`flow/design.v`:
```
`timescale 1ns / 1ps
module addkeyancon(data_in,k1,k,data_out);
 input[63:0] data_in,k1,k;
 output[63:0] data_out;
 assign data_out = data_in ^ k1 ^ k;
endmodule
`timescale 1ns / 1ps
module linear_mprime(data_in,data_out);
	input [63:0] data_in;
	output [63:0] data_out;
	wire [31:0] ims;
    		  assign ims[0] = data_in[59] ^ data_in[55];
		  assign ims[1] = data_in[54] ^ data_in[50];		  
		  assign ims[2] = data_in[61] ^ data_in[49];
		  assign ims[3] = data_in[60] ^ data_in[56];
        assign data_out[63] = ims[0] ^ data_in[51];
        assign data_out[62] = data_in[62] ^ ims[1];
        assign data_out[61] = data_in[57] ^ ims[2];
        assign data_out[60] = ims[3] ^ data_in[52];
        assign data_out[59] = data_in[63] ^ ims[0];
        assign data_out[58] = data_in[58] ^ ims[1];
        assign data_out[57] = data_in[53] ^ ims[2];
        assign data_out[56] = ims[3] ^ data_in[48];
		  assign ims[4] = data_in[63] ^ data_in[51];
		  assign ims[5] = data_in[62] ^ data_in[58];		  
		  assign ims[6] = data_in[57] ^ data_in[53];
		  assign ims[7] = data_in[52] ^ data_in[48];
        assign data_out[55] = data_in[59] ^ ims[4];
        assign data_out[54] = ims[5] ^ data_in[54];
        assign data_out[53] = ims[6] ^ data_in[49];
        assign data_out[52] = data_in[60] ^ ims[7];
        assign data_out[51] = data_in[55] ^ ims[4];
        assign data_out[50] = ims[5] ^ data_in[50];
        assign data_out[49] = data_in[61] ^ ims[6];
        assign data_out[48] = data_in[56] ^ ims[7];
		  assign ims[8] = data_in[47] ^ data_in[43];
		  assign ims[9] = data_in[42] ^ data_in[38];		  
		  assign ims[10] = data_in[37] ^ data_in[33];
		  assign ims[11] = data_in[44] ^ data_in[32];
        assign data_out[47] = ims[8] ^ data_in[39];
        assign data_out[46] = ims[9] ^ data_in[34];
        assign data_out[45] = data_in[45] ^ ims[10];
        assign data_out[44] = ims[11] ^ data_in[40];
        assign data_out[43] = ims[8] ^ data_in[35];
        assign data_out[42] = data_in[46] ^ ims[9];
        assign data_out[41] = data_in[41] ^ ims[10];
        assign data_out[40] = ims[11] ^ data_in[36];
		  assign ims[12] = data_in[39] ^ data_in[35];
		  assign ims[13] = data_in[46] ^ data_in[34];		  
		  assign ims[14] = data_in[45] ^ data_in[41];
		  assign ims[15] = data_in[40] ^ data_in[36];
		  assign data_out[39] = data_in[47] ^ ims[12];
        assign data_out[38] = ims[13] ^ data_in[42];
        assign data_out[37] = ims[14] ^ data_in[37];
        assign data_out[36] = ims[15] ^ data_in[32];
        assign data_out[35] = data_in[43] ^ ims[12];
        assign data_out[34] = ims[13] ^ data_in[38];
        assign data_out[33] = ims[14] ^ data_in[33];
        assign data_out[32] = data_in[44] ^ ims[15];
		  assign ims[16] = data_in[31] ^ data_in[27];
		  assign ims[17] = data_in[26] ^ data_in[22];		  
		  assign ims[18] = data_in[21] ^ data_in[17];
		  assign ims[19] = data_in[28] ^ data_in[16];
        assign data_out[31] = ims[16] ^ data_in[23];
        assign data_out[30] = ims[17] ^ data_in[18];
        assign data_out[29] = data_in[29] ^ ims[18];
        assign data_out[28] = ims[19] ^ data_in[24];
        assign data_out[27] = ims[16] ^ data_in[19];
        assign data_out[26] = data_in[30] ^ ims[17];
        assign data_out[25] = data_in[25] ^ ims[18];
        assign data_out[24] = ims[19] ^ data_in[20];
		  assign ims[20] = data_in[23] ^ data_in[19];
		  assign ims[21] = data_in[30] ^ data_in[18];		  
		  assign ims[22] = data_in[29] ^ data_in[25];
		  assign ims[23] = data_in[24] ^ data_in[20];
        assign data_out[23] = data_in[31] ^ ims[20];
        assign data_out[22] = ims[21] ^ data_in[26];
        assign data_out[21] = ims[22] ^ data_in[21];
        assign data_out[20] = ims[23] ^ data_in[16];
        assign data_out[19] = data_in[27] ^ ims[20];
        assign data_out[18] = ims[21] ^ data_in[22];
        assign data_out[17] = ims[22] ^ data_in[17];
        assign data_out[16] = data_in[28] ^ ims[23];
		  assign ims[24] = data_in[11] ^ data_in[7];
		  assign ims[25] = data_in[6]  ^ data_in[2];		  
		  assign ims[26] = data_in[13] ^ data_in[1];
		  assign ims[27] = data_in[12] ^ data_in[8];
        assign data_out[15] = ims[24] ^ data_in[3];
        assign data_out[14] = data_in[14] ^ ims[25];
        assign data_out[13] = ims[26] ^ data_in[9];
        assign data_out[12] = ims[27] ^ data_in[4];
        assign data_out[11] = data_in[15] ^ ims[24];
        assign data_out[10] = data_in[10] ^ ims[25];
        assign data_out[9]  = ims[26] ^ data_in[5];
        assign data_out[8]  = ims[27] ^ data_in[0];
		  assign ims[28] = data_in[15] ^ data_in[3];
		  assign ims[29] = data_in[14] ^ data_in[10];		  
		  assign ims[30] = data_in[9] ^ data_in[5];
		  assign ims[31] = data_in[4] ^ data_in[0];
        assign data_out[7]  = ims[28] ^ data_in[11];
        assign data_out[6]  = ims[29] ^ data_in[6];
        assign data_out[5]  = ims[30] ^ data_in[1];
        assign data_out[4]  = data_in[12] ^ ims[31];
        assign data_out[3]  = ims[28] ^ data_in[7];
        assign data_out[2]  = ims[29] ^ data_in[2];
        assign data_out[1]  = ims[30] ^ data_in[13];
        assign data_out[0]  = data_in[8] ^ ims[31];
endmodule
`timescale 1ns / 1ps
module linear_m(data_in,data_out);
	input [63:0] data_in;
	output [63:0] data_out;
	wire [63:0] mp;
   linear_mprime mp1(data_in, mp);
	assign data_out[63:60] = mp[63:60];
	assign data_out[59:56] = mp[43:40];
	assign data_out[55:52] = mp[23:20];
	assign data_out[51:48] = mp[3:0];
	assign data_out[47:44] = mp[47:44];
	assign data_out[43:40] = mp[27:24];
	assign data_out[39:36] = mp[7:4];
	assign data_out[35:32] = mp[51:48];
	assign data_out[31:28] = mp[31:28];
	assign data_out[27:24] = mp[11:8];
	assign data_out[23:20] = mp[55:52];
	assign data_out[19:16] = mp[35:32];
	assign data_out[15:12] = mp[15:12];
	assign data_out[11:8]  = mp[59:56];
	assign data_out[7:4]   = mp[39:36];
	assign data_out[3:0]   = mp[19:16];
endmodule
`timescale 1ns / 1ps
module linear_m_inv(data_in,data_out);
	input [63:0] data_in;
	output [63:0] data_out;
	wire [63:0] mp;
	assign mp[63:60] = data_in[63:60];
	assign mp[59:56] = data_in[11:8];
	assign mp[55:52] = data_in[23:20];
	assign mp[51:48] = data_in[35:32];
	assign mp[47:44] = data_in[47:44];
	assign mp[43:40] = data_in[59:56];
	assign mp[39:36] = data_in[7:4];
	assign mp[35:32] = data_in[19:16];
	assign mp[31:28] = data_in[31:28];
	assign mp[27:24] = data_in[43:40];
	assign mp[23:20] = data_in[55:52];
	assign mp[19:16] = data_in[3:0];
	assign mp[15:12] = data_in[15:12];
	assign mp[11:8]  = data_in[27:24];
	assign mp[7:4]   = data_in[39:36];
	assign mp[3:0]   = data_in[51:48];
	linear_mprime mp0(mp,data_out);
endmodule
`timescale 1ns / 1ps
module prince_core(data_in,key,rc,data_out);
	input[63:0] data_in,key,rc;
	output [63:0] data_out;
	wire [63:0] sb_out,m_out,m_out0,xor_out;
	sbox s1(data_in,sb_out);
	linear_m m_0(sb_out,m_out);
	addkeyancon akc1(m_out,key,rc,data_out);
endmodule
module prince_core1(data_in,key,rc,data_out);
	input[63:0] data_in,key,rc;
	output [63:0] data_out;
	wire [63:0] m_out,xor_out;
	addkeyancon akc2(data_in,key,rc,xor_out);
	linear_m_inv m_1(xor_out,m_out);
	invsbox s1(m_out,data_out);
endmodule
module sbox(data_in,data_out);
	input [63:0] data_in;
	output [63:0] data_out;
	function [3:0] sb;
		input [3:0] x;
		case (x)
			4'h0: sb = 4'd11; 4'h1: sb = 4'd15; 4'h2: sb = 4'd3;  4'h3: sb = 4'd2;
			4'h4: sb = 4'd10; 4'h5: sb = 4'd12; 4'h6: sb = 4'd9;  4'h7: sb = 4'd1;
			4'h8: sb = 4'd6;  4'h9: sb = 4'd7;  4'ha: sb = 4'd8;  4'hb: sb = 4'd0;
			4'hc: sb = 4'd14; 4'hd: sb = 4'd5;  4'he: sb = 4'd13; default: sb = 4'd4;
		endcase
	endfunction
	assign data_out={
	  sb(data_in[63:60]),sb(data_in[59:56]),sb(data_in[55:52]),sb(data_in[51:48]),
	  sb(data_in[47:44]),sb(data_in[43:40]),sb(data_in[39:36]),sb(data_in[35:32]),
	  sb(data_in[31:28]),sb(data_in[27:24]),sb(data_in[23:20]),sb(data_in[19:16]),
	  sb(data_in[15:12]),sb(data_in[11: 8]),sb(data_in[ 7: 4]),sb(data_in[ 3: 0])
	};
endmodule
module invsbox(data_in,data_out);
	input [63:0] data_in;
	output [63:0] data_out;
	function [3:0] isb;
		input [3:0] x;
		case (x)
			4'h0: isb = 4'd11; 4'h1: isb = 4'd7;  4'h2: isb = 4'd3;  4'h3: isb = 4'd2;
			4'h4: isb = 4'd15; 4'h5: isb = 4'd13; 4'h6: isb = 4'd8;  4'h7: isb = 4'd9;
			4'h8: isb = 4'd10; 4'h9: isb = 4'd6;  4'ha: isb = 4'd4;  4'hb: isb = 4'd0;
			4'hc: isb = 4'd5;  4'hd: isb = 4'd14; 4'he: isb = 4'd12; default: isb = 4'd1;
		endcase
	endfunction
	assign data_out={
	  isb(data_in[63:60]),isb(data_in[59:56]),isb(data_in[55:52]),isb(data_in[51:48]),
	  isb(data_in[47:44]),isb(data_in[43:40]),isb(data_in[39:36]),isb(data_in[35:32]),
	  isb(data_in[31:28]),isb(data_in[27:24]),isb(data_in[23:20]),isb(data_in[19:16]),
	  isb(data_in[15:12]),isb(data_in[11: 8]),isb(data_in[ 7: 4]),isb(data_in[ 3: 0])
	};
endmodule
`timescale 1ns / 1ps
module prince_top(plaintext,key,ciphertext);
	input [63:0] plaintext;
	input [127:0] key;
	output [63:0] ciphertext;	
	wire [63:0] m[0:11],m1,m2,subkey;
	wire [63:0] ai[1:5];
	assign ai[1]=64'h13198A2E03707344;
	assign ai[2]=64'hA4093822299F31D0;
	assign ai[3]=64'h082EFA98EC4E6C89;
	assign ai[4]=64'h452821E638D01377;
	assign ai[5]=64'hBE5466CF34E90C6C;
	addkeyancon akc1(plaintext,key[127:64],key[63:0],m[0]);
	prince_core p001(m[0],key[63:0],ai[1],m[1]);
	prince_core p011(m[1],key[63:0],ai[2],m[2]);
	prince_core p021(m[2],key[63:0],ai[3],m[3]);
	prince_core p031(m[3],key[63:0],ai[4],m[4]);
	prince_core p041(m[4],key[63:0],ai[5],m[5]);
	sbox s1(m[5],m1);
	linear_mprime mm1(m1,m2);
	invsbox ss1(m2,m[6]);
	getk11 k11(key[63:0],subkey);
	prince_core1 p101(m[6],subkey,ai[5],m[7]);	
	prince_core1 p111(m[7],subkey,ai[4],m[8]);	
	prince_core1 p121(m[8],subkey,ai[3],m[9]);
	prince_core1 p131(m[9],subkey,ai[2],m[10]);
	prince_core1 p141(m[10],subkey,ai[1],m[11]);
   addkeyancon akc31(m[11],subkey,{key[64],key[127:66],key[65]^ key[127]},ciphertext);	
endmodule
module getk11(key,wk);
   input  [63:0] key;
   output [63:0] wk;
	assign wk = {~key[63:62],key[61:56],~key[55],key[54],~key[53],
		key[52],~key[51:50],key[49:46],~key[45],key[44],
		~key[43],key[42:41],~key[40:39],key[38],~key[37:36],
		key[35],~key[34:30],key[29:28],~key[27],key[26:25],
		~key[24],key[23],~key[22:18],key[17:15],~key[14],
		key[13],~key[12],key[11:8],~key[7:6],key[5],
		~key[4:2],key[1],~key[0]};
endmodule
module prince_enc (
    input  wire         clk,
    input  wire         rst,         
    input  wire         in_valid,
    output wire         in_ready,
    input  wire [63:0]  plaintext,
    input  wire [127:0] key,         
    output reg          out_valid,
    output reg  [63:0]  ciphertext
);
    reg         v1;
    reg [63:0]  pt_r;
    reg [127:0] key_r;
    wire [63:0] ct;
    assign in_ready = 1'b1;
    always @(posedge clk) begin
        if (rst) begin
            v1        <= 1'b0;
            out_valid <= 1'b0;
        end else begin
            v1        <= in_valid;
            out_valid <= v1;
        end
    end
    always @(posedge clk) begin
        if (in_valid) begin
            pt_r  <= plaintext;
            key_r <= key;
        end
        if (v1)
            ciphertext <= ct;
    end
    prince_top u_prince (
        .plaintext  (pt_r),
        .key        (key_r),
        .ciphertext (ct)
    );
endmodule
```
`flow/run.sh`:
```
#!/bin/bash
# the make line also repeats each setting of config.mk as NAME=value (left out here)
make -C /OpenROAD-flow-scripts/flow DESIGN_CONFIG=/design/flow/config.mk WORK_HOME=/design/flow/orfs CLKGATE_MAP_FILE= finish
```
`flow/config.mk`:
```
export PLATFORM = sky130hd
export DESIGN_NAME = prince_enc
export DESIGN_NICKNAME = prince_enc
export VERILOG_FILES = /design/flow/design.v
export SDC_FILE = /design/flow/constraint.sdc
export NUM_CORES = 4
export LEC_CHECK = 0
export CAP_MARGIN = 20
export CORE_MARGIN = 2
export CORE_UTILIZATION = 58
export PLACE_DENSITY = 0.6
export SETUP_SLACK_MARGIN = 3.3
export SLEW_MARGIN = 20
export TNS_END_PERCENT = 5
```
`flow/constraint.sdc`:
```
create_clock -name core_clock -period 22.0 [get_ports {clk}]
set_input_delay 4.4000 -clock core_clock [delete_from_list [all_inputs] [get_ports {clk}]]
set_output_delay 4.4000 -clock core_clock [all_outputs]
set_load 0.01 [all_outputs]
```
==> results of run 1 <==
routing by layer:
layer	part of all wire, %	GRT usage [%]	routed length (microns)
met5	0.0068	0	17
met1	37	53.9	92400
met2	42	63.3	105000
met4	9.1	30.0	22600
met3	11	7.68	28400
per-stage QoR:
step | instances | hold WS, ns
after floorplan | 6636 | 0.640
after global placement | 8301 | 0.669
after detailed placement | 8301 | 0.680
after CTS | 8399 | 0.717
after global routing | 8633 | 0.742
final | 8638 | 0.710
cell type report:
class | instances | area share, %
Sequential cell | 258 | 9.99
Tap cell | 1414 | 2.29
Multi-Input combinational cell | 5663 | 76.3
Clock inverter | 16 | 0.215
Antenna cell | 5 | 0.0162
Timing Repair Buffer | 667 | 7.47
Clock buffer | 30 | 0.833
Inverter | 585 | 2.85
timing repair:
item,CTS,global route
pin swaps,55,214
hold buffers,0,0
endpoints found under the setup margin,64,64
resized,378,701
buffers inserted,52,234
==> flow_metrics.env, run 1 <==
# physical design summary
export IMPL_ff_type="edfxtp_1"
export IMPL_cp_data_required_time_ns=22.32
export IMPL_post_route_util_pct=71.3
export IMPL_ff2ff_path_depth=60
export IMPL_placed_area_sq_um=68000
export IMPL_portBuffers=259
export IMPL_io_pins=261
export IMPL_cpMostUsedCell="ha_1"
export IMPL_edf_count=256
export IMPL_final_setup_viol_count=0
export IMPL_cts_buffers=25
export IMPL_end_kind="flip-flop"
export IMPL_top_cells_by_count="xnor2_1, ha_1, inv_1, mux2i_1, xor2_1"
export IMPL_synth_cell_types=145
export IMPL_post_route_period_util_pct=83.7
export IMPL_dr_pass1_iters=8
export IMPL_first_iter_violations=5686
export IMPL_synthArstFlopShare_pct=0
export IMPL_max_cap_violations=0
export IMPL_path_max_fanout=8
export IMPL_yosys_cells=6636
export IMPL_clock_latency_ns=0.59
export IMPL_ctsLongestPathBuffers=3
export IMPL_logic_family="XOR/XNOR gates"
export IMPL_simple_gate_area_share_pct=11.6
export IMPL_clk_pin_slew_ns=0.07
export IMPL_synth_adder_area_share_pct=12.5
export IMPL_route_detailed_wl_per_inst_microns=28.8
export IMPL_yosysChipArea_sq_um=63300
export IMPL_htreeDepth=1
export IMPL_fin_setup_tns_ns=0
export IMPL_grt_max_degree=75
export IMPL_final_area_sq_um=77400
export IMPL_holdCritPathClass="reg -> reg"
export IMPL_grt_pass1_wl_mm=339
export IMPL_overflow=0
export IMPL_drc=0
export IMPL_hold_viol=0
export IMPL_post_dp_hpwl_mm=193
export IMPL_seqCellArea_sq_um=7730
export IMPL_layout_area_overhead_vs_synth_pct=22.3
export IMPL_fp_dieH_microns=334
export IMPL_die_width_microns=334
export IMPL_hold_end="ciphertext[46]"
export IMPL_r2r_end="ciphertext[24]"
export IMPL_synthTopCellsByArea="xnor2_1, ha_1, edfxtp_1"
export IMPL_cts_tree="done"
export IMPL_avgSynthCellArea_sq_um=9.53
export IMPL_totalWireLength_mm=248
export IMPL_clockRootBuffer="clkbuf_16"
export IMPL_yosysTopAreaCellShare_pct=12.6
export IMPL_crit_buf_inv=6
export IMPL_crit_arrival_ns=18.75
export IMPL_worst_pin_slew_ns=1.17
export IMPL_combGateArea_sq_um=59100
export IMPL_warning_count=382
export IMPL_worstReg2RegStart="key_r[45]"
export IMPL_drv_slew=0
export IMPL_synth_top_cell_by_area="xnor2_1"
export IMPL_rsz0062_at_grt="yes"
export IMPL_period_minus_slack_ns=18.42
export IMPL_finalClockSkew_ns=0.0233
export IMPL_fin_ws_ns=3.58
export IMPL_dp_slack_ns=0.971
export IMPL_fp_util_pct=58.3
export IMPL_syn_cell_area_sq_um=63300
export IMPL_syn_inst=6636
export IMPL_nets=8025
export IMPL_grt_pass1_vias=49900
export IMPL_worstHoldPathCells=2
export IMPL_crit_path_start="key_r[45]"
export IMPL_max_stage_delay_ns=0.65
export IMPL_yosysWarnings=4
export IMPL_synthMuxAreaShare_pct=9.29
export IMPL_fill_cells=8125
export IMPL_path_class="reg -> reg"
export IMPL_critical_path_top_delay_family="XOR/XNOR gates"
export IMPL_synthXorXnorAreaFrac_pct=33.4
export IMPL_fp_nets=7461
export IMPL_hold_path_startpoint="key_r[111]"
export IMPL_ant_nets=0
export IMPL_row_count=121
export IMPL_ys_sh_aoi_pct=16.6
export IMPL_ys_seq_share_pct=12.2
export IMPL_cpMaxStageDelayCell="mux2i_1"
export IMPL_crit_path_start_kind="flip-flop"
export IMPL_routed_via_density=6.43
export IMPL_crit_cells=60
export IMPL_grt_use_total_pct=41.8
export IMPL_endpoint="ciphertext[24]"
export IMPL_fmax_ghz=0.0543
export IMPL_slew_headroom_pct=21.4
export IMPL_reg2reg_slack_ns=3.58
export IMPL_ys_ff=258
export IMPL_status="no timing/DRC/antenna violations"
export IMPL_routabilityCongestion=1.01
export IMPL_antenna_found_initial=6
export IMPL_synth_top_cell_by_count="xnor2_1"
export IMPL_clock_sinks=258
export IMPL_core_sq_um=109000
export IMPL_dieArea_sq_um=112000
export IMPL_vias=55600
==> run 2: changes to the inputs <==
CORE_UTILIZATION = 18   (was 58)
SETUP_SLACK_MARGIN = unset   (was 3.3)
TNS_END_PERCENT = unset   (was 5)
clock period = 25.1 ns   (was 22.0 ns; I/O delays follow)
==> run 2 against run 1 <==
  * Core utilization decreased by 50 points
  * Still clean
  * Count of clock-buffer cells in the layout increased by 6
  * Critical endpoint is now ciphertext[46]
  * Clock skew increased by 0.023 ns
  * Critical path type unchanged
  * Maximum frequency decreased by 16%
==> flow_metrics.env, run 2 <==
# physical design summary
export IMPL_rsz0062_at_grt="no"
export IMPL_cts_tree="done"
export IMPL_yosysChipArea_sq_um=63300
export IMPL_fp_util_pct=18.1
export IMPL_first_iter_violations=5935
export IMPL_simple_gate_area_share_pct=11.6
export IMPL_seqCellArea_sq_um=7730
export IMPL_synth_adder_area_share_pct=12.5
export IMPL_syn_cell_area_sq_um=63300
export IMPL_clk_pin_slew_ns=0.06
export IMPL_dr_pass1_iters=6
export IMPL_reg2reg_slack_ns=3.10
export IMPL_cts_hold_fix_buffers=0
export IMPL_ant_nets=0
export IMPL_top_cells_by_count="xnor2_1, ha_1, inv_1, mux2i_1, xor2_1"
export IMPL_synth_top_cell_by_count="xnor2_1"
export IMPL_fp_dieH_microns=597
export IMPL_dieArea_sq_um=356000
export IMPL_grt_pass1_wl_mm=352
export IMPL_routed_via_density=4.61
export IMPL_cp_data_required_time_ns=25.45
export IMPL_logic_family="XOR/XNOR gates"
export IMPL_crit_path_start_kind="flip-flop"
export IMPL_synthTopCellsByArea="xnor2_1, ha_1, edfxtp_1"
export IMPL_status="no timing/DRC/antenna violations"
export IMPL_warning_count=379
export IMPL_layout_area_overhead_vs_synth_pct=15.2
export IMPL_clock_latency_ns=0.64
export IMPL_core_sq_um=350000
export IMPL_end_kind="flip-flop"
export IMPL_ys_sh_aoi_pct=16.6
export IMPL_ctsLongestPathBuffers=3
export IMPL_syn_inst=6636
export IMPL_finalClockSkew_ns=0.0464
export IMPL_portBuffers=259
export IMPL_grt_use_total_pct=13.7
export IMPL_ff2ff_path_depth=72
export IMPL_combGateArea_sq_um=52700
export IMPL_routabilityCongestion=0.969
export IMPL_grt_max_degree=87
export IMPL_yosysWarnings=4
export IMPL_slew_headroom_pct=20.0
export IMPL_drc=0
export IMPL_fin_setup_tns_ns=0
export IMPL_nets=7713
export IMPL_crit_cells=72
export IMPL_die_width_microns=597
export IMPL_post_cts_buffers=0
export IMPL_antenna_found_initial=19
export IMPL_synthXorXnorAreaFrac_pct=33.4
export IMPL_drv_slew=0
export IMPL_critical_path_top_delay_family="XOR/XNOR gates"
export IMPL_hold_path_startpoint="v1"
export IMPL_crit_buf_inv=11
export IMPL_ff_type="edfxtp_1"
export IMPL_cpMaxStageDelayCell="xnor2_1"
export IMPL_post_route_period_util_pct=87.6
export IMPL_vias=53100
export IMPL_period_minus_slack_ns=22.00
export IMPL_worstReg2RegStart="key_r[28]"
export IMPL_crit_arrival_ns=22.35
export IMPL_overflow=0
export IMPL_clockRootBuffer="clkbuf_16"
export IMPL_path_class="reg -> reg"
export IMPL_hold_end="ciphertext[25]"
export IMPL_fill_cells=38300
export IMPL_yosysTopAreaCellShare_pct=12.6
export IMPL_ys_seq_share_pct=12.2
export IMPL_clock_sinks=258
export IMPL_synthMuxAreaShare_pct=9.29
export IMPL_final_setup_viol_count=0
export IMPL_r2r_end="ciphertext[46]"
export IMPL_yosys_cells=6636
export IMPL_holdCritPathClass="reg -> reg"
export IMPL_synthArstFlopShare_pct=0
export IMPL_grt_pass1_vias=47900
export IMPL_row_count=217
export IMPL_edf_count=256
export IMPL_worst_pin_slew_ns=1.20
export IMPL_fmax_ghz=0.0455
export IMPL_max_stage_delay_ns=0.74
export IMPL_synth_cell_types=145
export IMPL_path_max_fanout=15
export IMPL_route_detailed_wl_per_inst_microns=22.1
export IMPL_totalWireLength_mm=255
export IMPL_avgSynthCellArea_sq_um=9.53
export IMPL_post_dp_hpwl_mm=205
export IMPL_max_cap_violations=0
export IMPL_worstHoldPathCells=0
export IMPL_cpMostUsedCell="xnor2_1"
export IMPL_cts_resized=0
export IMPL_cts_buffers=34
export IMPL_io_pins=261
export IMPL_htreeDepth=2
export IMPL_crit_path_start="key_r[28]"
export IMPL_hold_viol=0
export IMPL_ys_ff=258
export IMPL_synth_top_cell_by_area="xnor2_1"
export IMPL_fp_nets=7461
export IMPL_endpoint="ciphertext[46]"
[run 2: stage by stage]
| step | worst slack (ns) | std cells | hold slack [ns] | area (sq um) | util (%) |
|---|---|---|---|---|---|
| 3_3_place_gp | 3.66 | 11400 | 0.517 | 71700 | 20.5 |
| 6_report | 3.10 | 11500 | 0.525 | 72900 | 20.8 |
| 3_5_place_dp | 3.53 | 11500 | 0.510 | 71700 | 20.5 |
| 5_1_grt | 1.87 | 11500 | 0.540 | 72900 | 20.8 |
| 2_1_floorplan | 7.39 | 6636 | 0.640 | 63300 | - |
| 4_1_cts | 3.41 | 11500 | 0.527 | 72800 | 20.8 |
[run 2: per-layer routing]
layer	track usage, %	vias to the layer above	share of wire, %
met5	0	-	0.032
met4	7.39	12	6.3
met3	2.22	471	9.5
met2	20.7	2463	42
met1	18.5	25600	42
li1	-	24500	-
[run 2: final cells by class]
class	count	share of cell area [%]
multi-input combinational	5663	72.4
sequential	258	10.6
clock buffer	36	1.18
timing repair buffer	346	4.45
clock inverter	23	0.412
inverter	585	3.01
antenna	14	0.0481
tap	4599	7.90
==> run 3: changes to the inputs <==
CORE_UTILIZATION = 57   (was 18)
PLACE_DENSITY = unset   (was 0.6)
SETUP_SLACK_MARGIN = 3.18   (was unset)
clock period = 17.4 ns   (was 25.1 ns; I/O delays follow)
==> run 3 against run 2 <==
  * The run now fails in global routing (5_1_grt)
  * Synthesized area is the same
  * Synthesized cell count did not move
  * Die area shrank 68%
==> flow_metrics.env, run 3 <==
# physical design summary
export IMPL_yosys_cells=6636
export IMPL_top_cells_by_count="xnor2_1, ha_1, inv_1, mux2i_1, xor2_1"
export IMPL_cts_hold_fix_buffers=0
export IMPL_status="stopped before the end"
export IMPL_logic_family="XOR/XNOR gates"
export IMPL_dp_cells=10900
export IMPL_tool_error="[ERROR GRT-0232] Routing congestion too high. Check the congestion heatmap in the GUI."
export IMPL_placed_area_sq_um=88100
export IMPL_syn_inst=6636
export IMPL_ff_type="edfxtp_1"
export IMPL_die_width_microns=337
export IMPL_clock_sinks=258
export IMPL_io_pins=261
export IMPL_yosysChipArea_sq_um=63300
export IMPL_ys_ff=258
export IMPL_synth_cell_types=145
export IMPL_clockRootBuffer="clkbuf_16"
export IMPL_post_dp_hpwl_mm=224
export IMPL_fp_util_pct=57.3
export IMPL_portBuffers=259
export IMPL_overflow=1343
export IMPL_dieArea_sq_um=114000
export IMPL_core_sq_um=110000
export IMPL_avgSynthCellArea_sq_um=9.53
export IMPL_htreeDepth=1
export IMPL_synth_adder_area_share_pct=12.5
export IMPL_fp_dieH_microns=337
export IMPL_synthXorXnorAreaFrac_pct=33.4
export IMPL_synth_top_cell_by_count="xnor2_1"
export IMPL_synthTopCellsByArea="xnor2_1, ha_1, edfxtp_1"
export IMPL_stop_stage="global routing (5_1_grt)"
export IMPL_row_count=122
export IMPL_ys_sh_aoi_pct=16.6
export IMPL_fp_nets=7461
export IMPL_cts_buffers=26
export IMPL_synthMuxAreaShare_pct=9.29
export IMPL_grt_use_total_pct=87.3
export IMPL_ys_seq_share_pct=12.2
export IMPL_routabilityCongestion=1.03
export IMPL_simple_gate_area_share_pct=11.6
export IMPL_synthArstFlopShare_pct=0
export IMPL_syn_cell_area_sq_um=63300
export IMPL_ctsLongestPathBuffers=3
export IMPL_edf_count=256
export IMPL_synth_top_cell_by_area="xnor2_1"
export IMPL_yosysTopAreaCellShare_pct=12.6
export IMPL_yosysWarnings=4
-- run 3: stage by stage --
stage | setup WS [ns] | setup TNS (ns)
floorplan | 0.874 | 0
global placement | -0.749 | -31.60
detailed placement | -1.22 | -59.69
CTS | 0.00233 | 0
-- run 3: per-layer routing --
layer	global-route usage, %	overflow
met1	85.0	78
met2	99.4	749
met3	77.1	66
met4	90.0	435
met5	59.7	15
-- run 3: repair_timing --
item,4_1_cts
pin swaps,345
buffers inserted,218
setup endpoints to repair,64
cloned,0
resized,901
==> run 4: changes to the inputs <==
CORE_ASPECT_RATIO = 0.5   (was unset)
CORE_UTILIZATION = 58   (was 57)
HOLD_SLACK_MARGIN = 0.29   (was unset)
PLACE_DENSITY = 0.6   (was unset)
SETUP_SLACK_MARGIN = 3.3   (was 3.18)
TNS_END_PERCENT = 5   (was unset)
clock period = 13.4 ns   (was 17.4 ns; I/O delays follow)
==> run 4 against run 3 <==
  * Die area is 1.6% lower
  * Synthesized area stayed put
  * The flow again stops in global routing (5_1_grt)
  * Synthesized cell count stayed put
==> flow_metrics.env, run 4 <==
# physical design summary
export IMPL_avgSynthCellArea_sq_um=9.53
export IMPL_tool_error="[ERROR GRT-0232] Routing congestion too high. Check the congestion heatmap in the GUI."
export IMPL_dieArea_sq_um=112000
export IMPL_synth_top_cell_by_count="xnor2_1"
export IMPL_ys_ff=258
export IMPL_simple_gate_area_share_pct=11.6
export IMPL_htreeDepth=1
export IMPL_stop_stage="global routing (5_1_grt)"
export IMPL_portBuffers=259
export IMPL_synthXorXnorAreaFrac_pct=33.4
export IMPL_post_dp_hpwl_mm=236
export IMPL_fp_util_pct=58.7
export IMPL_ctsLongestPathBuffers=3
export IMPL_fp_dieH_microns=238
export IMPL_synthTopCellsByArea="xnor2_1, ha_1, edfxtp_1"
export IMPL_syn_inst=6636
export IMPL_status="stopped before the end"
export IMPL_yosysChipArea_sq_um=63300
export IMPL_cts_buffers=26
export IMPL_placed_area_sq_um=87900
export IMPL_ys_sh_aoi_pct=16.6
export IMPL_dp_slack_ns=-5.48
export IMPL_overflow=178
export IMPL_io_pins=261
export IMPL_syn_cell_area_sq_um=63300
export IMPL_grt_use_total_pct=68.0
export IMPL_synthArstFlopShare_pct=0
export IMPL_dp_cells=10900
export IMPL_yosysTopAreaCellShare_pct=12.6
export IMPL_fp_nets=7461
export IMPL_die_width_microns=471
export IMPL_core_sq_um=108000
export IMPL_ys_seq_share_pct=12.2
export IMPL_synth_top_cell_by_area="xnor2_1"
export IMPL_edf_count=256
export IMPL_synthMuxAreaShare_pct=9.29
export IMPL_synth_adder_area_share_pct=12.5
export IMPL_top_cells_by_count="xnor2_1, ha_1, inv_1, mux2i_1, xor2_1"
export IMPL_row_count=85
export IMPL_synth_cell_types=145
export IMPL_yosys_cells=6636
export IMPL_yosysWarnings=4
export IMPL_routabilityCongestion=1.09
export IMPL_clock_sinks=258
export IMPL_cts_hold_fix_buffers=0
export IMPL_logic_family="XOR/XNOR gates"
export IMPL_ff_type="edfxtp_1"
export IMPL_clockRootBuffer="clkbuf_16"
-- run 4: layer usage --
metal  GRT overflow  global-route usage [%]
met1             16                    73.8
met2             91                    84.7
met3             12                    50.2
met4             59                    54.5
met5              0                    31.3
-- run 4: metrics by stage --
step	hold WS [ns]
after floorplan	0.642
after detailed placement	0.780
after CTS	0.803
after global placement	0.726
-- run 4: repair_timing --
item / CTS
pin swaps: 85
setup buffers: 41
gates resized: 318
endpoints found under the setup margin: 64
==> run 5: changes to the inputs <==
ABC_AREA = 1   (was unset)
CORE_ASPECT_RATIO = unset   (was 0.5)
CORE_UTILIZATION = 72   (was 58)
HOLD_SLACK_MARGIN = unset   (was 0.29)
SETUP_SLACK_MARGIN = 0.82   (was 3.3)
clock period = 9.37 ns   (was 13.4 ns; I/O delays follow)
==> run 5 against run 4 <==
  * The flow stops in detailed placement (3_5_place_dp)
  * Die area grew 7.3%
  * Synthesized area increased by 33%
  * Synthesized cell count is 140% higher
==> flow_metrics.env, run 5 <==
# physical design summary
export IMPL_status="stopped before the end"
export IMPL_ys_seq_share_pct=9.15
export IMPL_routabilityCongestion=1.28
export IMPL_fp_nets=16900
export IMPL_fp_util_pct=72.7
export IMPL_io_pins=261
export IMPL_dieArea_sq_um=120000
export IMPL_ff_type="edfxtp_1"
export IMPL_ys_ff=258
export IMPL_edf_count=256
export IMPL_synthTopCellsByArea="nand2_1, nand3_1, ha_1"
export IMPL_synthMuxAreaShare_pct=0
export IMPL_synth_top_cell_by_count="nand2_1"
export IMPL_synth_top_cell_by_area="nand2_1"
export IMPL_core_sq_um=116000
export IMPL_simple_gate_area_share_pct=70.0
export IMPL_avgSynthCellArea_sq_um=5.25
export IMPL_synthArstFlopShare_pct=0
export IMPL_yosysChipArea_sq_um=84400
export IMPL_die_width_microns=346
export IMPL_syn_cell_area_sq_um=84400
export IMPL_synthXorXnorAreaFrac_pct=1.95
export IMPL_syn_inst=16100
export IMPL_tool_error="[ERROR DPL-0033] detailed placement checks failed during check placement."
export IMPL_row_count=125
export IMPL_stop_stage="detailed placement (3_5_place_dp)"
export IMPL_synth_cell_types=53
export IMPL_top_cells_by_count="nand2_1, nand3_1, inv_1, nand2_2, ha_1"
export IMPL_logic_family="simple AND/OR/NAND/NOR gates"
export IMPL_portBuffers=259
export IMPL_synth_adder_area_share_pct=9.33
export IMPL_yosys_cells=16100
export IMPL_yosysTopAreaCellShare_pct=35.3
export IMPL_fp_dieH_microns=346
export IMPL_ys_sh_aoi_pct=0.966
export IMPL_yosysWarnings=4
## run 5: per-stage QoR
step | instance area [sq um] | hold slack, ns | TNS, ns | cells
floorplan | 85300 | 0.656 | -210.96 | 16100
global placement | 112000 | 0.600 | -342.72 | 20700
==> run 6: changes to the inputs <==
ABC_AREA = unset   (was 1)
CORE_ASPECT_RATIO = 1.59   (was unset)
CORE_UTILIZATION = 50   (was 72)
CTS_CLUSTER_SIZE = 21   (was unset)
HOLD_SLACK_MARGIN = 0.2   (was unset)
MIN_ROUTING_LAYER = met1   (was unset)
PLACE_DENSITY = unset   (was 0.6)
PLACE_DENSITY_LB_ADDON = 0.16   (was unset)
SETUP_SLACK_MARGIN = 4.46   (was 0.82)
TNS_END_PERCENT = unset   (was 5)
clock period = 15.5 ns   (was 9.37 ns; I/O delays follow)
==> run 6 against run 5 <==
  * The flow stops in global routing (5_1_grt)
  * Synthesized cell count shrank 59%
  * Synthesized area shrank 25%
  * Die area grew 7.9%
==> flow_metrics.env, run 6 <==
# physical design summary
export IMPL_io_pins=261
export IMPL_yosys_cells=6636
export IMPL_top_cells_by_count="xnor2_1, ha_1, inv_1, mux2i_1, xor2_1"
export IMPL_fp_dieH_microns=453
export IMPL_routabilityCongestion=1.05
export IMPL_yosysWarnings=4
export IMPL_logic_family="XOR/XNOR gates"
export IMPL_synth_top_cell_by_count="xnor2_1"
export IMPL_avgSynthCellArea_sq_um=9.53
export IMPL_synthArstFlopShare_pct=0
export IMPL_ctsLongestPathBuffers=3
export IMPL_syn_cell_area_sq_um=63300
export IMPL_synthTopCellsByArea="xnor2_1, ha_1, edfxtp_1"
export IMPL_ys_sh_aoi_pct=16.6
export IMPL_overflow=13
export IMPL_row_count=164
export IMPL_ys_ff=258
export IMPL_synth_top_cell_by_area="xnor2_1"
export IMPL_tool_error="[ERROR GRT-0232] Routing congestion too high. Check the congestion heatmap in the GUI."
export IMPL_yosysChipArea_sq_um=63300
export IMPL_edf_count=256
export IMPL_dieArea_sq_um=129000
export IMPL_status="stopped before the end"
export IMPL_synth_cell_types=145
export IMPL_clockRootBuffer="clkbuf_16"
export IMPL_stop_stage="global routing (5_1_grt)"
export IMPL_cts_hold_fix_buffers=0
export IMPL_grt_use_total_pct=59.3
export IMPL_clock_sinks=258
export IMPL_cts_buffers=23
export IMPL_fp_nets=7461
export IMPL_simple_gate_area_share_pct=11.6
export IMPL_core_sq_um=126000
export IMPL_fp_util_pct=50.4
export IMPL_portBuffers=259
export IMPL_ff_type="edfxtp_1"
export IMPL_synth_adder_area_share_pct=12.5
export IMPL_htreeDepth=1
export IMPL_die_width_microns=286
export IMPL_synthXorXnorAreaFrac_pct=33.4
export IMPL_synthMuxAreaShare_pct=9.29
export IMPL_syn_inst=6636
export IMPL_ys_seq_share_pct=12.2
export IMPL_post_dp_hpwl_mm=235
export IMPL_yosysTopAreaCellShare_pct=12.6
[run 6: per-stage QoR]
step / TNS (ns) / setup slack [ns] / cell area [sq um] / std cells / utilization (%)
4_1_cts: -108.23 / -1.81 / 99700 / 11500 / 79.4
3_5_place_dp: -211.55 / -3.67 / 88900 / 11100 / 70.8
3_3_place_gp: -180.56 / -3.15 / 88900 / 11100 / 70.8
2_1_floorplan: -49.19 / -1.03 / 64200 / 6636 / -
[run 6: repair_timing]
item / CTS
pin swaps: 556
endpoints found under the setup margin: 64
buffers inserted: 321
gates resized: 1387
[run 6: per-layer routing]
metal	GRT usage [%]	overflow
met1	55.5	0
met2	86.1	5
met3	31.3	0
met4	67.8	8
met5	7.46	0
==> run 7: changes to the inputs <==
CAP_MARGIN = 15   (was 20)
CORE_ASPECT_RATIO = unset   (was 1.59)
CORE_UTILIZATION = 72   (was 50)
CTS_CLUSTER_SIZE = 97   (was 21)
HOLD_SLACK_MARGIN = unset   (was 0.2)
MIN_ROUTING_LAYER = unset   (was met1)
PLACE_DENSITY = 0.6   (was unset)
PLACE_DENSITY_LB_ADDON = unset   (was 0.16)
SETUP_SLACK_MARGIN = unset   (was 4.46)
clock period = 16.0 ns   (was 15.5 ns; I/O delays follow)
==> run 7 against run 6 <==
  * The run fails in detailed placement (3_5_place_dp)
  * Synthesized cell count is the same
  * Synthesized area did not move
  * Die area shrank 30%
==> flow_metrics.env, run 7 <==
# physical design summary
export IMPL_edf_count=256
export IMPL_status="stopped before the end"
export IMPL_yosys_cells=6636
export IMPL_fp_dieH_microns=300
export IMPL_ys_ff=258
export IMPL_synthTopCellsByArea="xnor2_1, ha_1, edfxtp_1"
export IMPL_fp_nets=7461
export IMPL_synth_top_cell_by_count="xnor2_1"
export IMPL_tool_error="[ERROR DPL-0038] Utilization greater than 100%, impossible to legalize"
export IMPL_synth_adder_area_share_pct=12.5
export IMPL_routabilityCongestion=1.13
export IMPL_logic_family="XOR/XNOR gates"
export IMPL_die_width_microns=300
export IMPL_dieArea_sq_um=90300
export IMPL_yosysChipArea_sq_um=63300
export IMPL_fp_util_pct=72.8
export IMPL_avgSynthCellArea_sq_um=9.53
export IMPL_simple_gate_area_share_pct=11.6
export IMPL_synth_top_cell_by_area="xnor2_1"
export IMPL_top_cells_by_count="xnor2_1, ha_1, inv_1, mux2i_1, xor2_1"
export IMPL_yosysTopAreaCellShare_pct=12.6
export IMPL_synthMuxAreaShare_pct=9.29
export IMPL_stop_stage="detailed placement (3_5_place_dp)"
export IMPL_row_count=108
export IMPL_yosysWarnings=4
export IMPL_ys_seq_share_pct=12.2
export IMPL_core_sq_um=86900
export IMPL_ff_type="edfxtp_1"
export IMPL_synthArstFlopShare_pct=0
export IMPL_synth_cell_types=145
export IMPL_synthXorXnorAreaFrac_pct=33.4
export IMPL_syn_inst=6636
export IMPL_io_pins=261
export IMPL_portBuffers=259
export IMPL_syn_cell_area_sq_um=63300
export IMPL_ys_sh_aoi_pct=16.6
-- run 7: through the flow --
stage	hold slack, ns	std cells	area (sq um)	setup slack (ns)
after floorplan	0.642	6636	64200	-0.526
after global placement	0.743	10500	86900	-1.49
==> run 8: changes to the inputs <==
ABC_AREA = 1   (was unset)
CAP_MARGIN = 20   (was 15)
CORE_UTILIZATION = 69   (was 72)
CTS_CLUSTER_SIZE = 17   (was 97)
PLACE_DENSITY = unset   (was 0.6)
clock period = 9.83 ns   (was 16.0 ns; I/O delays follow)
==> run 8 against run 7 <==
  * The flow stops in clock tree synthesis (4_1_cts)
  * Synthesized area rose by 33%
  * Die area rose by 39%
  * Synthesized cell count rose by 140%
==> flow_metrics.env, run 8 <==
# physical design summary
export IMPL_die_width_microns=354
export IMPL_logic_family="simple AND/OR/NAND/NOR gates"
export IMPL_routabilityCongestion=1.25
export IMPL_top_cells_by_count="nand2_1, nand3_1, inv_1, nand2_2, ha_1"
export IMPL_ff_type="edfxtp_1"
export IMPL_post_dp_hpwl_mm=390
export IMPL_io_pins=261
export IMPL_stop_stage="clock tree synthesis (4_1_cts)"
export IMPL_yosysWarnings=4
export IMPL_synthXorXnorAreaFrac_pct=1.95
export IMPL_synthMuxAreaShare_pct=0
export IMPL_placed_area_sq_um=113000
export IMPL_core_sq_um=122000
export IMPL_synth_adder_area_share_pct=9.33
export IMPL_simple_gate_area_share_pct=70.0
export IMPL_synthArstFlopShare_pct=0
export IMPL_tool_error="[ERROR DPL-0038] Utilization greater than 100%, impossible to legalize"
export IMPL_yosysChipArea_sq_um=84400
export IMPL_synth_top_cell_by_area="nand2_1"
export IMPL_status="stopped before the end"
export IMPL_row_count=128
export IMPL_fp_util_pct=69.5
export IMPL_yosysTopAreaCellShare_pct=35.3
export IMPL_ys_ff=258
export IMPL_avgSynthCellArea_sq_um=5.25
export IMPL_ys_seq_share_pct=9.15
export IMPL_synth_cell_types=53
export IMPL_yosys_cells=16100
export IMPL_synthTopCellsByArea="nand2_1, nand3_1, ha_1"
export IMPL_portBuffers=259
export IMPL_fp_nets=16900
export IMPL_dieArea_sq_um=125000
export IMPL_syn_cell_area_sq_um=84400
export IMPL_fp_dieH_microns=354
export IMPL_dp_slack_ns=-5.85
export IMPL_syn_inst=16100
export IMPL_edf_count=256
export IMPL_dp_cells=20800
export IMPL_ys_sh_aoi_pct=0.966
export IMPL_synth_top_cell_by_count="nand2_1"
run 8: per-stage QoR:
| stage | TNS (ns) |
|---|---|
| 2_1_floorplan | -174.47 |
| 3_3_place_gp | -287.06 |
| 3_5_place_dp | -356.87 |
==> run 9: changes to the inputs <==
ABC_AREA = unset   (was 1)
CORE_UTILIZATION = 40   (was 69)
CTS_CLUSTER_SIZE = unset   (was 17)
PLACE_DENSITY = 0.6   (was unset)
SETUP_SLACK_MARGIN = 5.0   (was unset)
clock period = 21.4 ns   (was 9.83 ns; I/O delays follow)
==> run 9 against run 8 <==
  * The run now finishes clean
  * Die area grew 29%
  * Synthesized area shrank 25%
  * Synthesized cell count shrank 59%
==> flow_metrics.env, run 9 <==
# physical design summary
export IMPL_endpoint="ciphertext[20]"
export IMPL_cpMaxStageDelayCell="xnor2_1"
export IMPL_synthXorXnorAreaFrac_pct=33.4
export IMPL_crit_buf_inv=9
export IMPL_portBuffers=259
export IMPL_synthArstFlopShare_pct=0
export IMPL_cts_buffers=26
export IMPL_synthMuxAreaShare_pct=9.29
export IMPL_clock_latency_ns=0.60
export IMPL_rsz0062_at_grt="yes"
export IMPL_edf_count=256
export IMPL_dr_pass1_iters=6
export IMPL_holdWs_ns=0.667
export IMPL_warning_count=382
export IMPL_clk_pin_slew_ns=0.06
export IMPL_clock_sinks=258
export IMPL_grt_pass1_wl_mm=378
export IMPL_period_minus_slack_ns=17.95
export IMPL_simple_gate_area_share_pct=11.6
export IMPL_synth_top_cell_by_area="xnor2_1"
export IMPL_die_width_microns=402
export IMPL_post_dp_hpwl_mm=200
export IMPL_drc=0
export IMPL_row_count=145
export IMPL_routabilityCongestion=1.01
export IMPL_syn_inst=6636
export IMPL_cp_data_required_time_ns=21.71
export IMPL_worstHoldPathCells=0
export IMPL_crit_arrival_ns=18.26
export IMPL_max_cap_violations=0
export IMPL_synth_top_cell_by_count="xnor2_1"
export IMPL_first_iter_violations=5912
export IMPL_fmax_ghz=0.0557
export IMPL_cpMostUsedCell="buf_4"
export IMPL_fp_dieH_microns=402
export IMPL_fp_util_pct=40.4
export IMPL_ys_seq_share_pct=12.2
export IMPL_hold_viol=0
export IMPL_reg2reg_slack_ns=3.45
export IMPL_post_route_period_util_pct=83.9
export IMPL_status="no timing/DRC/antenna violations"
export IMPL_ant_nets=0
export IMPL_overflow=0
export IMPL_antenna_found_initial=8
export IMPL_htreeDepth=1
export IMPL_yosysChipArea_sq_um=63300
export IMPL_crit_cells=65
export IMPL_yosysTopAreaCellShare_pct=12.6
export IMPL_nets=8711
export IMPL_post_route_util_pct=58.7
export IMPL_max_stage_delay_ns=0.75
export IMPL_syn_cell_area_sq_um=63300
export IMPL_top_cells_by_count="xnor2_1, ha_1, inv_1, mux2i_1, xor2_1"
export IMPL_layoutNonFillerInstCount=9967
export IMPL_fill_cells=12200
export IMPL_grt_pass1_vias=56000
export IMPL_grt_use_total_pct=31.8
export IMPL_io_pins=261
export IMPL_slew_headroom_pct=12.7
export IMPL_logic_family="XOR/XNOR gates"
export IMPL_cts_tree="done"
export IMPL_core_sq_um=157000
export IMPL_ys_sh_aoi_pct=16.6
export IMPL_fin_setup_tns_ns=0
export IMPL_crit_path_start="key_r[93]"
export IMPL_finalClockSkew_ns=0.0251
export IMPL_synthTopCellsByArea="xnor2_1, ha_1, edfxtp_1"
export IMPL_fp_nets=7461
export IMPL_crit_path_start_kind="flip-flop"
export IMPL_yosys_cells=6636
export IMPL_hold_path_startpoint="v1"
export IMPL_route_detailed_wl_per_inst_microns=27.9
export IMPL_path_class="reg -> reg"
export IMPL_synth_cell_types=145
export IMPL_dp_cells=8935
export IMPL_ff_type="edfxtp_1"
export IMPL_holdCritPathClass="reg -> reg"
export IMPL_ys_ff=258
export IMPL_grt_max_degree=85
export IMPL_hold_end="ciphertext[14]"
export IMPL_worst_pin_slew_ns=1.30
export IMPL_worstReg2RegStart="key_r[93]"
export IMPL_vias=59700
export IMPL_dieArea_sq_um=161000
export IMPL_path_max_fanout=9
export IMPL_r2r_end="ciphertext[20]"
export IMPL_ctsLongestPathBuffers=3
export IMPL_clockRootBuffer="clkbuf_16"
export IMPL_drv_slew=0
export IMPL_avgSynthCellArea_sq_um=9.53
export IMPL_yosysWarnings=4
export IMPL_routed_via_density=5.99
export IMPL_synth_adder_area_share_pct=12.5
export IMPL_end_kind="flip-flop"
export IMPL_final_setup_viol_count=0
export IMPL_totalWireLength_mm=278
export IMPL_layout_area_overhead_vs_synth_pct=45.4
export IMPL_combGateArea_sq_um=66900
export IMPL_critical_path_top_delay_family="XOR/XNOR gates"
export IMPL_seqCellArea_sq_um=7730
export IMPL_ff2ff_path_depth=65
-- run 9: repair_timing --
item / in CTS / in global routing
hold endpoints to repair: 0 / 0
pin swaps: 569 / 400
setup buffers: 601 / 378
cloned: 1 / 1
endpoints found under the setup margin: 64 / 64
hold buffers: 0 / 0
resized: 1543 / 807
-- run 9: area by class of cell --
class / instances / share of cell area [%]
inverters: 585 / 2.43
diodes: 6 / 0.0163
well taps: 2058 / 2.80
clock buffers: 32 / 0.755
clock inverters: 13 / 0.223
multi-input cells: 5665 / 72.8
flip-flops and latches: 258 / 8.41
repair buffers: 1350 / 12.6
-- run 9: layer usage --
layer	global-route usage, %	routed length [microns]	part of all wire [%]	up-vias
met1	39.9	103000	37	29400
met4	24.6	27400	9.9	8
met3	4.99	27100	9.7	870
met2	49.0	120000	43	3007
li1	-	-	-	26400
met5	0	53	0.019	-
-- run 9: stage by stage --
stage               worst slack, ns  cell area [sq um]
floorplan                      4.88              64300
global route                   3.09              91900
global placement               1.28              69700
CTS                            3.92              84400
finish                         3.45              92000
detailed placement            0.880              69700
==> run 10: changes to the inputs <==
ABC_AREA = 1   (was unset)
CAP_MARGIN = 15   (was 20)
CORE_ASPECT_RATIO = 0.72   (was unset)
CORE_UTILIZATION = 72   (was 40)
CTS_CLUSTER_SIZE = 10   (was unset)
SETUP_SLACK_MARGIN = 4.13   (was 5.0)
TNS_END_PERCENT = 5   (was unset)
clock period = 15.2 ns   (was 21.4 ns; I/O delays follow)
==> run 10 against run 9 <==
  * Synthesized area increased by 33%
  * Die area down 26%
  * Synthesized cell count is 140% higher
  * The run now fails in global routing (5_1_grt)
==> flow_metrics.env, run 10 <==
# physical design summary
export IMPL_cts_buffers=34
export IMPL_synth_adder_area_share_pct=9.33
export IMPL_yosysWarnings=4
export IMPL_synthArstFlopShare_pct=0
export IMPL_ys_sh_aoi_pct=0.966
export IMPL_synth_top_cell_by_count="nand2_1"
export IMPL_status="stopped before the end"
export IMPL_io_pins=261
export IMPL_grt_use_total_pct=82.4
export IMPL_die_width_microns=408
export IMPL_fp_dieH_microns=295
export IMPL_synthMuxAreaShare_pct=0
export IMPL_ff_type="edfxtp_1"
export IMPL_ys_ff=258
export IMPL_dieArea_sq_um=120000
export IMPL_overflow=305
export IMPL_clockRootBuffer="clkbuf_16"
export IMPL_tool_error="[ERROR GRT-0116] Global routing finished with congestion. Check the congestion regions in the DRC Viewer."
export IMPL_avgSynthCellArea_sq_um=5.25
export IMPL_synthXorXnorAreaFrac_pct=1.95
export IMPL_synthTopCellsByArea="nand2_1, nand3_1, ha_1"
export IMPL_htreeDepth=2
export IMPL_syn_cell_area_sq_um=84400
export IMPL_yosysTopAreaCellShare_pct=35.3
export IMPL_top_cells_by_count="nand2_1, nand3_1, inv_1, nand2_2, ha_1"
export IMPL_fp_util_pct=72.7
export IMPL_core_sq_um=116000
export IMPL_simple_gate_area_share_pct=70.0
export IMPL_synth_top_cell_by_area="nand2_1"
export IMPL_ys_seq_share_pct=9.15
export IMPL_fp_nets=16900
export IMPL_synth_cell_types=53
export IMPL_portBuffers=259
export IMPL_syn_inst=16100
export IMPL_yosysChipArea_sq_um=84400
export IMPL_yosys_cells=16100
export IMPL_placed_area_sq_um=98600
export IMPL_post_dp_hpwl_mm=352
export IMPL_routabilityCongestion=1.32
export IMPL_dp_cells=19100
export IMPL_clock_sinks=258
export IMPL_dp_slack_ns=-0.338
export IMPL_row_count=106
export IMPL_ctsLongestPathBuffers=3
export IMPL_stop_stage="global routing (5_1_grt)"
export IMPL_edf_count=256
export IMPL_logic_family="simple AND/OR/NAND/NOR gates"
[run 10: what timing repair did]
action,4_1_cts
resized,703
hold buffers,0
setup buffers,128
setup endpoints to repair,64
pin swaps,255
hold endpoints to repair,0
[run 10: metrics by stage]
| stage | hold slack [ns] | TNS [ns] |
|---|---|---|
| 4_1_cts | 0.609 | 0 |
| 3_5_place_dp | 0.606 | -10.76 |
| 3_3_place_gp | 0.598 | 0 |
| 2_1_floorplan | 0.656 | 0 |
[run 10: per-layer routing]
layer	track usage, %	overflow
met5	59.9	0
met3	73.7	15
met2	92.7	159
met4	76.3	124
met1	83.6	7
==> run 11: changes to the inputs <==
CAP_MARGIN = 0   (was 15)
CORE_ASPECT_RATIO = 0.92   (was 0.72)
CTS_CLUSTER_DIAMETER = 371   (was unset)
CTS_CLUSTER_SIZE = 34   (was 10)
PLACE_DENSITY = unset   (was 0.6)
SETUP_SLACK_MARGIN = 2.05   (was 4.13)
TNS_END_PERCENT = unset   (was 5)
clock period = 9.83 ns   (was 15.2 ns; I/O delays follow)
==> run 11 against run 10 <==
  * The run fails in detailed placement (3_5_place_dp)
  * Synthesized area did not move
  * Synthesized cell count did not move
  * Die area is essentially flat
==> flow_metrics.env, run 11 <==
# physical design summary
export IMPL_syn_inst=16100
export IMPL_status="stopped before the end"
export IMPL_die_width_microns=361
export IMPL_tool_error="[ERROR DPL-0033] detailed placement checks failed during check placement."
export IMPL_ys_seq_share_pct=9.15
export IMPL_dieArea_sq_um=120000
export IMPL_yosysChipArea_sq_um=84400
export IMPL_fp_nets=16900
export IMPL_synth_cell_types=53
export IMPL_synth_top_cell_by_count="nand2_1"
export IMPL_fp_dieH_microns=332
export IMPL_ys_ff=258
export IMPL_synthArstFlopShare_pct=0
export IMPL_synthXorXnorAreaFrac_pct=1.95
export IMPL_yosys_cells=16100
export IMPL_synthMuxAreaShare_pct=0
export IMPL_synth_adder_area_share_pct=9.33
export IMPL_core_sq_um=116000
export IMPL_simple_gate_area_share_pct=70.0
export IMPL_yosysWarnings=4
export IMPL_portBuffers=259
export IMPL_edf_count=256
export IMPL_stop_stage="detailed placement (3_5_place_dp)"
export IMPL_yosysTopAreaCellShare_pct=35.3
export IMPL_ff_type="edfxtp_1"
export IMPL_logic_family="simple AND/OR/NAND/NOR gates"
export IMPL_ys_sh_aoi_pct=0.966
export IMPL_syn_cell_area_sq_um=84400
export IMPL_fp_util_pct=72.6
export IMPL_synth_top_cell_by_area="nand2_1"
export IMPL_row_count=120
export IMPL_io_pins=261
export IMPL_routabilityCongestion=1.27
export IMPL_synthTopCellsByArea="nand2_1, nand3_1, ha_1"
export IMPL_top_cells_by_count="nand2_1, nand3_1, inv_1, nand2_2, ha_1"
export IMPL_avgSynthCellArea_sq_um=5.25
-- run 11: stage by stage --
step                    setup WS [ns]  hold slack [ns]  TNS [ns]
after floorplan                 -2.94            0.656   -174.47
after global placement          -4.74            0.580   -294.01
==> run 12: changes to the inputs <==
ABC_AREA = unset   (was 1)
CAP_MARGIN = 20   (was 0)
CORE_ASPECT_RATIO = unset   (was 0.92)
CORE_UTILIZATION = 58   (was 72)
CTS_CLUSTER_DIAMETER = 359   (was 371)
CTS_CLUSTER_SIZE = unset   (was 34)
PLACE_DENSITY = 0.6   (was unset)
SETUP_SLACK_MARGIN = -1.02   (was 2.05)
TNS_END_PERCENT = 5   (was unset)
clock period = 13.7 ns   (was 9.83 ns; I/O delays follow)
==> run 12 against run 11 <==
  * The layout now fails its checks (max-capacitance violations, max-slew violations, negative setup slack)
  * Synthesized cell count fell by 59%
  * Synthesized area fell by 25%
  * Die area fell by 6.9%
==> flow_metrics.env, run 12 <==
# physical design summary
export IMPL_status="finished with violations"
export IMPL_failed_checks="max-capacitance violations, max-slew violations, negative setup slack"
export IMPL_synth_top_cell_by_area="xnor2_1"
export IMPL_syn_inst=6636
export IMPL_clock_latency_ns=0.62
export IMPL_ff_type="edfxtp_1"
export IMPL_edf_count=256
export IMPL_endpoint="ciphertext[12]"
export IMPL_ys_ff=258
export IMPL_clock_sinks=258
export IMPL_warning_count=387
export IMPL_yosysTopAreaCellShare_pct=12.6
export IMPL_routabilityCongestion=1.03
export IMPL_ant_nets=0
export IMPL_rsz0062_at_grt="yes"
export IMPL_post_route_period_util_pct=140
export IMPL_hold_path_startpoint="key_r[111]"
export IMPL_yosysWarnings=4
export IMPL_vias=67900
export IMPL_dieArea_sq_um=112000
export IMPL_portBuffers=259
export IMPL_drc=0
export IMPL_synth_cell_types=145
export IMPL_antenna_found_initial=19
export IMPL_post_dp_hpwl_mm=222
export IMPL_final_setup_viol_count=64
export IMPL_ys_sh_aoi_pct=16.6
export IMPL_synthMuxAreaShare_pct=9.29
export IMPL_synthTopCellsByArea="xnor2_1, ha_1, edfxtp_1"
export IMPL_simple_gate_area_share_pct=11.6
export IMPL_fmax_ghz=0.0523
export IMPL_crit_buf_inv=19
export IMPL_path_class="reg -> reg"
export IMPL_yosys_cells=6636
export IMPL_logic_family="XOR/XNOR gates"
export IMPL_hold_end="ciphertext[46]"
export IMPL_io_pins=261
export IMPL_fin_setup_tns_ns=-307.48
export IMPL_fin_ws_ns=-5.43
export IMPL_holdWs_ns=0.788
export IMPL_grt_use_total_pct=49.1
export IMPL_first_iter_violations=7493
export IMPL_hold_viol=0
export IMPL_totalWireLength_mm=295
export IMPL_clk_pin_slew_ns=0.10
export IMPL_crit_path_start="key_r[65]"
export IMPL_holdCritPathClass="reg -> reg"
export IMPL_slew_headroom_pct=-22.6
export IMPL_synthArstFlopShare_pct=0
export IMPL_layoutNonFillerInstCount=10900
export IMPL_route_detailed_wl_per_inst_microns=27.0
export IMPL_cts_tree="done"
export IMPL_crit_cells=75
export IMPL_fp_dieH_microns=334
export IMPL_dr_pass1_iters=7
export IMPL_cpMostUsedCell="buf_4"
export IMPL_final_area_sq_um=91300
export IMPL_synth_adder_area_share_pct=12.5
export IMPL_worst_pin_slew_ns=1.83
export IMPL_grt_max_degree=120
export IMPL_cts_buffers=24
export IMPL_worstHoldPathCells=3
export IMPL_cpMaxStageDelayCell="edfxtp_1"
export IMPL_ctsLongestPathBuffers=3
export IMPL_max_stage_delay_ns=0.71
export IMPL_cts_hold_fix_buffers=0
export IMPL_drv_slew=2
export IMPL_r2r_end="ciphertext[12]"
export IMPL_core_sq_um=109000
export IMPL_overflow=0
export IMPL_avgSynthCellArea_sq_um=9.53
export IMPL_layout_area_overhead_vs_synth_pct=44.3
export IMPL_yosysChipArea_sq_um=63300
export IMPL_placed_area_sq_um=87700
export IMPL_cp_data_required_time_ns=14.09
export IMPL_grt_pass1_wl_mm=407
export IMPL_reg2reg_slack_ns=-5.43
export IMPL_synthXorXnorAreaFrac_pct=33.4
export IMPL_end_kind="flip-flop"
export IMPL_row_count=121
export IMPL_htreeDepth=1
export IMPL_die_width_microns=334
export IMPL_crit_path_start_kind="flip-flop"
export IMPL_path_max_fanout=5
export IMPL_worstReg2RegStart="key_r[65]"
export IMPL_finalClockSkew_ns=0.0518
export IMPL_fp_util_pct=58.3
export IMPL_ys_seq_share_pct=12.2
export IMPL_crit_arrival_ns=19.52
export IMPL_dp_cells=10800
export IMPL_fp_nets=7461
export IMPL_ff2ff_path_depth=75
export IMPL_grt_pass1_vias=65800
export IMPL_max_cap_violations=1
export IMPL_nets=10300
export IMPL_routed_via_density=6.21
export IMPL_top_cells_by_count="xnor2_1, ha_1, inv_1, mux2i_1, xor2_1"
export IMPL_syn_cell_area_sq_um=63300
export IMPL_clockRootBuffer="clkbuf_16"
export IMPL_synth_top_cell_by_count="xnor2_1"
export IMPL_critical_path_top_delay_family="XOR/XNOR gates"
export IMPL_period_minus_slack_ns=19.13
## run 12: area by class of cell
class / instances / area [sq um]
tap: 1414 / 1770
inverter: 585 / 2200
clock inverter: 15 / 151
multi-input combinational: 5663 / 55800
clock buffer: 29 / 619
antenna: 18 / 45.0
timing repair buffer: 2952 / 23000
sequential: 258 / 7730
fill: 6421 / 17300
## run 12: stage by stage
stage,setup WS (ns),utilization (%)
finish,-5.43,84.1
floorplan,-2.83,-
CTS,-4.06,83.2
global route,-5.68,84.1
global placement,-4.51,80.8
detailed placement,-5.01,80.8
## run 12: per-layer routing
metal / part of all wire, % / global-route usage, % / wire [microns] / vias to the layer above
met5: 0.0075 / 0 / 22 / -
li1: - / - / - / 29700
met3: 13 / 12.2 / 38000 / 1629
met2: 42 / 75.0 / 123000 / 4580
met1: 33 / 56.2 / 98300 / 32000
met4: 12 / 45.9 / 35600 / 4
## run 12: repair_timing
action                     CTS  global route
gates resized              263           137
pin swaps                   80            55
setup endpoints to repair   64            64
buffers inserted            42            18
